==> flow/design.v (excerpt) <==
module top #(parameter WIDTH = 32)
(
	input				   clk,
	input				   rst,
	input 				   div_ready,
	input 				   div_datavalid_i,
	input 	   [WIDTH-1:0] div_dividend_i,
	input 	   [WIDTH-1:0] div_divisor_i,
	output reg 		 	   div_doing_o,
	output reg 		 	   div_qrvalid_o,
	output reg [WIDTH-1:0] div_quotient_o,
	output reg [WIDTH-1:0] div_remainder_o
);
For scale: about 25,000 cells after synthesis, ~130 I/O pins, about 0.21 mm² of cells after synthesis.
Settings: LEC_CHECK=0, CAP_MARGIN=20, CORE_MARGIN=2, CORE_UTILIZATION=70, PLACE_DENSITY=0.37, SETUP_SLACK_MARGIN=1.52, SLEW_MARGIN=20; clock period 5.2 ns.
run.sh (not shown) runs the stock make flow with config.mk's settings and CLKGATE_MAP_FILE=.
The baseline reached the layout checks and failed them: negative setup slack.
Then changed:
Settings changed: CORE_UTILIZATION 70 to 72, HOLD_SLACK_MARGIN set to -0.09, PLACE_DENSITY 0.37 to unset, SETUP_SLACK_MARGIN 1.52 to unset.
Clock period 5.2 ns to 4.55 ns, I/O delays scaled along.
Effect: With this change the flow did not get past global routing with GRT-0232; die size came out lower by about 2.8%; synthesized area does not change; synthesized cell count does not change.
Then changed:
Settings changed: ABC_AREA set to 1, HOLD_SLACK_MARGIN -0.09 to -0.08, PLACE_DENSITY set to 0.95, SETUP_SLACK_MARGIN set to 1.1.
Clock period 4.55 ns to 3.72 ns, I/O delays scaled along.
Result:
- The changed run ended with an error in global routing
- die size goes up by roughly a tenth
- area after synthesis goes up by roughly a tenth
- synthesized cell count goes up by well over a third
Then changed:
Settings changed: ABC_AREA 1 to unset, CELL_PAD_IN_SITES_GLOBAL_PLACEMENT set to 2, CORE_ASPECT_RATIO set to 1.12, CORE_UTILIZATION 72 to 52, CTS_CLUSTER_SIZE set to 17, GPL_ROUTABILITY_DRIVEN set to 1, GPL_TIMING_DRIVEN set to 0, HOLD_SLACK_MARGIN -0.08 to unset, MAX_ROUTING_LAYER set to met5, MIN_ROUTING_LAYER set to met1, PLACE_DENSITY 0.95 to unset, SETUP_SLACK_MARGIN 1.1 to unset, SLEW_MARGIN 20 to 15.
Clock period 3.72 ns to 4.54 ns, I/O delays scaled along.
What happened: The changed run produced a layout that fails on negative setup slack. Die size rises by 23%. Synthesized cell count is lower by 34%. Area after synthesis is lower by 11%.
Then changed:
Settings changed: CELL_PAD_IN_SITES_GLOBAL_PLACEMENT 2 to unset, CORE_ASPECT_RATIO 1.12 to unset, CORE_UTILIZATION 52 to 72, CTS_CLUSTER_SIZE 17 to unset, GPL_ROUTABILITY_DRIVEN 1 to unset, GPL_TIMING_DRIVEN 0 to unset, MAX_ROUTING_LAYER met5 to unset, MIN_ROUTING_LAYER met1 to unset, PLACE_DENSITY set to 0.95, SLEW_MARGIN 15 to 20.
Clock period 4.54 ns to 5.2 ns, I/O delays scaled along.
=>
- The changed run failed in global routing
- area after synthesis is unchanged
- synthesized cell count does not change
- die size drops by a quarter to a third
Then changed:
Settings changed: CORE_UTILIZATION 72 to 15, PLACE_DENSITY 0.95 to unset.
Clock period 5.2 ns to 6.58 ns, I/O delays scaled along.
What happened:
- Now the flow passed the timing, design-rule and antenna checks
- area after synthesis is unchanged
- die size came out higher to 4.8 times its value
- synthesized cell count does not change

## alpha
Starting RTL as in the previous note.
make LEC_CHECK=0 ABC_AREA=0 CAP_MARGIN=20 CORE_MARGIN=2 CORE_UTILIZATION=72 HOLD_SLACK_MARGIN=-0.08 PLACE_DENSITY=0.95 SETUP_SLACK_MARGIN=-0.35 SLEW_MARGIN=20 finish   # period 3.72 ns
Tool error GRT-0116 stopped alpha during 5_1_grt; no final results.
Changes in beta relative to alpha:
--- a/flow/config.mk
+++ b/flow/config.mk
@@ -12,4 +12,4 @@
 export HOLD_SLACK_MARGIN = -0.08
-export PLACE_DENSITY = 0.95
-export SETUP_SLACK_MARGIN = -0.35
+export PLACE_DENSITY = 0.94
+export SETUP_SLACK_MARGIN = 1.1
 export SLEW_MARGIN = 20
Notes after the runs:
Delta (beta minus alpha): number of ports placed on the die boundary held steady; tally of unique sky130hd cells used after synthesis held steady; placer congestion estimate shrank by 1.7%. From beta to alpha, synthesized cell count did not move at all. ~same summed standard-cell area reported by yosys in beta and alpha. alpha → beta: area after detailed placement increased 2600 um2; instance count after placement with tap cells included climbed 101; half-perimeter wire length after detailed placement lower. As for a clean layout from beta and alpha, there is none. alpha: GRT-0116 in 5_1_grt -> run aborted.
Changes in gamma relative to beta:
==> flow/config.mk <==
export PLATFORM = sky130hd
export DESIGN_NAME = top
export DESIGN_NICKNAME = top
export VERILOG_FILES = /design/flow/design.v
export SDC_FILE = /design/flow/constraint.sdc
export NUM_CORES = 4
export LEC_CHECK = 0
export ABC_AREA = 1
export CAP_MARGIN = 20
export CELL_PAD_IN_SITES_DETAIL_PLACEMENT = 1
export CORE_ASPECT_RATIO = 1.66
export CORE_MARGIN = 2
export CORE_UTILIZATION = 40
export GPL_TIMING_DRIVEN = 0
export MAX_ROUTING_LAYER = met5
export SLEW_MARGIN = 35
==> flow/constraint.sdc <==
create_clock -name core_clock -period 7.5 [get_ports {clk}]
set_input_delay 1.5000 -clock core_clock [delete_from_list [all_inputs] [get_ports {clk}]]
set_output_delay 1.5000 -clock core_clock [all_outputs]
set_load 0.01 [all_outputs]
Notes after the runs:
gamma | stages: all done | timing, DRC, antenna: all pass
The synthesized netlist net count in gamma is 1.5 times that in beta.
gamma vs beta — Yosys chip area rose 25000 um2.
Taking beta as the reference, in gamma count of instantiated cells in the yosys netlist grew by about 50%; die footprint grew by 100%.
gamma gives less share of synthesized cell area in full adder, half adder and majority cells than beta did.
